// SimulatedDevice
module SimulatedDevice(
    input[1:0] global_state,
    input sys_clk,
    input rx,
    output tx,
    input turn_left_signal,
    input turn_right_signal,
    input move_forward_signal,
    input move_backward_signal,
    input place_barrier_signal,
    input destroy_barrier_signal,
    input rst,
    input clutch,
    input throttle,
    input brake,
    input power_on,
    input power_off,
    output front_detector,
    output back_detector,
    output left_detector,
    output right_detector,
    output move_backward_light,
    output move_forward_light,
    output turn_left_light,
    output turn_right_light,
    output power_light,
    output reg [2:0] state_light,
    output reg [3:0] moving_light,
    output [7:0] seg1,
    output [7:0] seg2,
    output [7:0] an
    );
Settings: LEC_CHECK=0, ABC_AREA=1, CAP_MARGIN=15, CORE_MARGIN=2, CORE_UTILIZATION=72, CTS_CLUSTER_DIAMETER=361, CTS_CLUSTER_SIZE=100, PLACE_DENSITY=0.42, SLEW_MARGIN=20; clock period 11.3 ns.
run.sh (not shown) runs the stock make flow with config.mk's settings and CLKGATE_MAP_FILE=.
The starting point never finished: it broke off in global routing (5_1_grt) with GRT-0232.
==> next run, changes <==
--- a/flow/config.mk
+++ b/flow/config.mk
@@ -7,9 +7,7 @@
 export LEC_CHECK = 0
 export ABC_AREA = 1
-export CAP_MARGIN = 15
+export CAP_MARGIN = 20
 export CORE_MARGIN = 2
-export CORE_UTILIZATION = 72
-export CTS_CLUSTER_DIAMETER = 361
-export CTS_CLUSTER_SIZE = 100
-export PLACE_DENSITY = 0.42
+export CORE_UTILIZATION = 65
+export SETUP_SLACK_MARGIN = -0.8
 export SLEW_MARGIN = 20
==> flow/constraint.sdc (replaced) <==
create_clock -name core_clock -period 13.3 [get_ports {sys_clk}]
set_input_delay 2.6600 -clock core_clock [delete_from_list [all_inputs] [get_ports {sys_clk}]]
set_output_delay 2.6600 -clock core_clock [all_outputs]
set_load 0.01 [all_outputs]
- The new run completed, yet does not pass: negative setup slack
- synthesized cell count does not change
- synthesized area does not change
- die area increases by 11%
==> next run, changes <==
--- a/flow/config.mk
+++ b/flow/config.mk
@@ -7,7 +7,8 @@
 export LEC_CHECK = 0
 export ABC_AREA = 1
-export CAP_MARGIN = 20
+export CAP_MARGIN = 5
 export CORE_MARGIN = 2
-export CORE_UTILIZATION = 65
+export CORE_UTILIZATION = 70
+export CTS_CLUSTER_DIAMETER = 104
 export SETUP_SLACK_MARGIN = -0.8
 export SLEW_MARGIN = 20
Outcome: The changed run produced a layout that fails on max-capacitance violations, max-slew violations, negative setup slack. Wire length rose by a quarter to a third. Global-route usage rises by 3.6 points. Final area falls slightly. Setup slack gets worse by 2.6 ns. Register-to-register slack gets worse by 3.0 ns. Non-clock buffer count drops by 36. Clock power stays flat. Die area went down by a little under a tenth.

========
## the previous run
SimulatedDevice again, from the RTL that the note above started with.
==> flow/config.mk <==
export PLATFORM = sky130hd
export DESIGN_NAME = SimulatedDevice
export DESIGN_NICKNAME = SimulatedDevice
export VERILOG_FILES = /design/flow/design.v
export SDC_FILE = /design/flow/constraint.sdc
export NUM_CORES = 4
export LEC_CHECK = 0
export ABC_AREA = 1
export CAP_MARGIN = 20
export CORE_MARGIN = 2
export CORE_UTILIZATION = 72
export CTS_CLUSTER_DIAMETER = 233
export CTS_CLUSTER_SIZE = 48
export PLACE_DENSITY_LB_ADDON = 0.16
export SETUP_SLACK_MARGIN = 4.02
export SLEW_MARGIN = 20
==> flow/constraint.sdc <==
create_clock -name core_clock -period 13.6 [get_ports {sys_clk}]
set_input_delay 2.7200 -clock core_clock [delete_from_list [all_inputs] [get_ports {sys_clk}]]
set_output_delay 2.7200 -clock core_clock [all_outputs]
set_load 0.01 [all_outputs]
What ended the previous run was a tool error in global routing; the run never finished.
Inputs modified between the previous run and the current run:
- clearing ABC_AREA, which used to be 1
- clearing CTS_CLUSTER_DIAMETER, which used to be 233
- clearing SETUP_SLACK_MARGIN, which used to be 4.02
- swapping 72 for 18 in CORE_UTILIZATION
- clearing PLACE_DENSITY_LB_ADDON, which used to be 0.16
- clearing CTS_CLUSTER_SIZE, which used to be 48
- swapping 13.6 for 39.5 in the clock period (ns, I/O delays scaled along)
==> results <==
The current run: done, clean on timing, DRC and antenna
The current run against the previous run; detailed placer's ending HPWL is up by a few percent.
Synthesized cell count of the current run falls short of that of the previous run by a little under 10%.
The sequential share of the synthesized area of the current run falls short of that of the previous run by 1.8 points.
Taking the previous run as the reference, in the current run number of cells in Yosys stat went down; instance area at placement went up; total of flip-flops plus latches after synthesis did not really move.
Of the previous run and the current run, the run reporting the higher number of placement rows was the current run.

========
SimulatedDevice again, from the RTL that the note above started with.
clock: 13.8 ns
lec_check: 0
abc_area: 1
cap_margin: 5
core_margin: 2
core_utilization: 72
cts_cluster_diameter: 290
cts_cluster_size: 37
place_density_lb_addon: 0.16
setup_slack_margin: 4.1
slew_margin: 20
The baseline never finished: it broke off in global routing (GRT-0232).
==> next run, changes <==
--- a/flow/config.mk
+++ b/flow/config.mk
@@ -9 +9 @@
-export CAP_MARGIN = 5
+export CAP_MARGIN = 20
@@ -12,4 +12,2 @@
-export CTS_CLUSTER_DIAMETER = 290
-export CTS_CLUSTER_SIZE = 37
-export PLACE_DENSITY_LB_ADDON = 0.16
-export SETUP_SLACK_MARGIN = 4.1
+export CTS_CLUSTER_DIAMETER = 268
+export SETUP_SLACK_MARGIN = -1.04
==> flow/constraint.sdc (replaced) <==
create_clock -name core_clock -period 13.6 [get_ports {sys_clk}]
set_input_delay 2.7200 -clock core_clock [delete_from_list [all_inputs] [get_ports {sys_clk}]]
set_output_delay 2.7200 -clock core_clock [all_outputs]
set_load 0.01 [all_outputs]
Effect: The changed run completed and failed the layout checks on setup timing. Area after synthesis does not change. Synthesized cell count is unchanged. Die size does not change.
==> next run, changes <==
--- a/flow/config.mk
+++ b/flow/config.mk
@@ -9 +9 @@
-export CAP_MARGIN = 20
+export CAP_MARGIN = 5
@@ -12,0 +13 @@
+export PLACE_DENSITY = 0.62
Result: The changed run produced a layout that fails on setup timing; clock power is about the same; synthesized area does not change; power is unchanged; core utilization stays the same; setup slack is unchanged; wire length stays the same.

========
Starting RTL as in the previous note.
export LEC_CHECK = 0
export CAP_MARGIN = 30
export CELL_PAD_IN_SITES_DETAIL_PLACEMENT = 2
export CORE_ASPECT_RATIO = 0.9
export CORE_MARGIN = 2
export CORE_UTILIZATION = 67
export CTS_CLUSTER_SIZE = 100
export GPL_TIMING_DRIVEN = 1
export HOLD_SLACK_MARGIN = 0.09
export MAX_ROUTING_LAYER = met5
export PLACE_DENSITY_LB_ADDON = 0.07
export SETUP_SLACK_MARGIN = 2.5
export SLEW_MARGIN = 0
create_clock -name core_clock -period 42.2 [get_ports {sys_clk}]
The first run died in 3_5_place_dp.
Change:
- ABC_AREA: unset -> 1
- CAP_MARGIN: 30 -> 20
- CELL_PAD_IN_SITES_DETAIL_PLACEMENT: 2 -> unset
- CORE_ASPECT_RATIO: 0.9 -> unset
- CORE_UTILIZATION: 67 -> 65
- CTS_CLUSTER_SIZE: 100 -> unset
- GPL_TIMING_DRIVEN: 1 -> unset
- HOLD_SLACK_MARGIN: 0.09 -> unset
- MAX_ROUTING_LAYER: met5 -> unset
- PLACE_DENSITY_LB_ADDON: 0.07 -> unset
- SETUP_SLACK_MARGIN: 2.5 -> -1.04
- SLEW_MARGIN: 0 -> 20
- clock period: 42.2 -> 16.3 ns (I/O delays scaled with it)
The changed run produced a clean layout.
Die size shrinks by 3.3%.
Area after synthesis shrinks by 6.3%.
Synthesized cell count grows by 8.1%.
Change:
- CORE_UTILIZATION: 65 -> 72
- CTS_CLUSTER_DIAMETER: unset -> 361
- PLACE_DENSITY: unset -> 0.42
- SETUP_SLACK_MARGIN: -1.04 -> unset
- clock period: 16.3 -> 17.3 ns (I/O delays scaled with it)
Result:
- The new run produced a clean layout
- worst hold slack improves by 0.0035 ns
- final cell count decreases by 4.7%
- routed wire length increases by 2.1%
- via count decreases by 0.46%
- cell area decreases by 3.7%
- sequential cell count stays the same
- clock-buffer cell count increases by 2
- setup slack improves by 0.57 ns
- power decreases by 3.6%
- first-iteration DRC count increases by 20%

========
SimulatedDevice again, from the RTL that the note above started with.
clock: 31.9 ns
lec_check: 0
abc_area: 1
cap_margin: 20
core_aspect_ratio: 1.55
core_margin: 2
core_utilization: 56
hold_slack_margin: -0.07
min_routing_layer: met1
place_density_lb_addon: 0.16
setup_slack_margin: 5.0
slew_margin: 20
tns_end_percent: 45
The first run completed with no timing, DRC or antenna violations.
Next try:
==> flow/config.mk (replaced) <==
export PLATFORM = sky130hd
export DESIGN_NAME = SimulatedDevice
export DESIGN_NICKNAME = SimulatedDevice
export VERILOG_FILES = /design/flow/design.v
export SDC_FILE = /design/flow/constraint.sdc
export NUM_CORES = 4
export LEC_CHECK = 0
export ABC_AREA = 1
export CAP_MARGIN = 20
export CORE_MARGIN = 2
export CORE_UTILIZATION = 65
export SETUP_SLACK_MARGIN = -1.06
export SLEW_MARGIN = 20
==> flow/constraint.sdc (replaced) <==
create_clock -name core_clock -period 15.6 [get_ports {sys_clk}]
set_input_delay 3.1200 -clock core_clock [delete_from_list [all_inputs] [get_ports {sys_clk}]]
set_output_delay 3.1200 -clock core_clock [all_outputs]
set_load 0.01 [all_outputs]
With this change the flow completed, yet does not pass: setup timing. Non-clock buffer count climbs by 389. Area after synthesis does not change. Routed wire length climbs by 4.7%.
Next try:
--- a/flow/config.mk
+++ b/flow/config.mk
@@ -9,5 +9,4 @@
 export CAP_MARGIN = 20
 export CORE_MARGIN = 2
-export CORE_UTILIZATION = 65
-export SETUP_SLACK_MARGIN = -1.06
+export CORE_UTILIZATION = 58
 export SLEW_MARGIN = 20
==> flow/constraint.sdc (replaced) <==
create_clock -name core_clock -period 17.0 [get_ports {sys_clk}]
set_input_delay 3.4000 -clock core_clock [delete_from_list [all_inputs] [get_ports {sys_clk}]]
set_output_delay 3.4000 -clock core_clock [all_outputs]
set_load 0.01 [all_outputs]
- The changed run completed without violations
- design area goes down by a few percent
- power goes down by a few percent
- count of clock-buffer cells in the layout goes up by 6
Power is estimated from default activity; no workload was simulated.
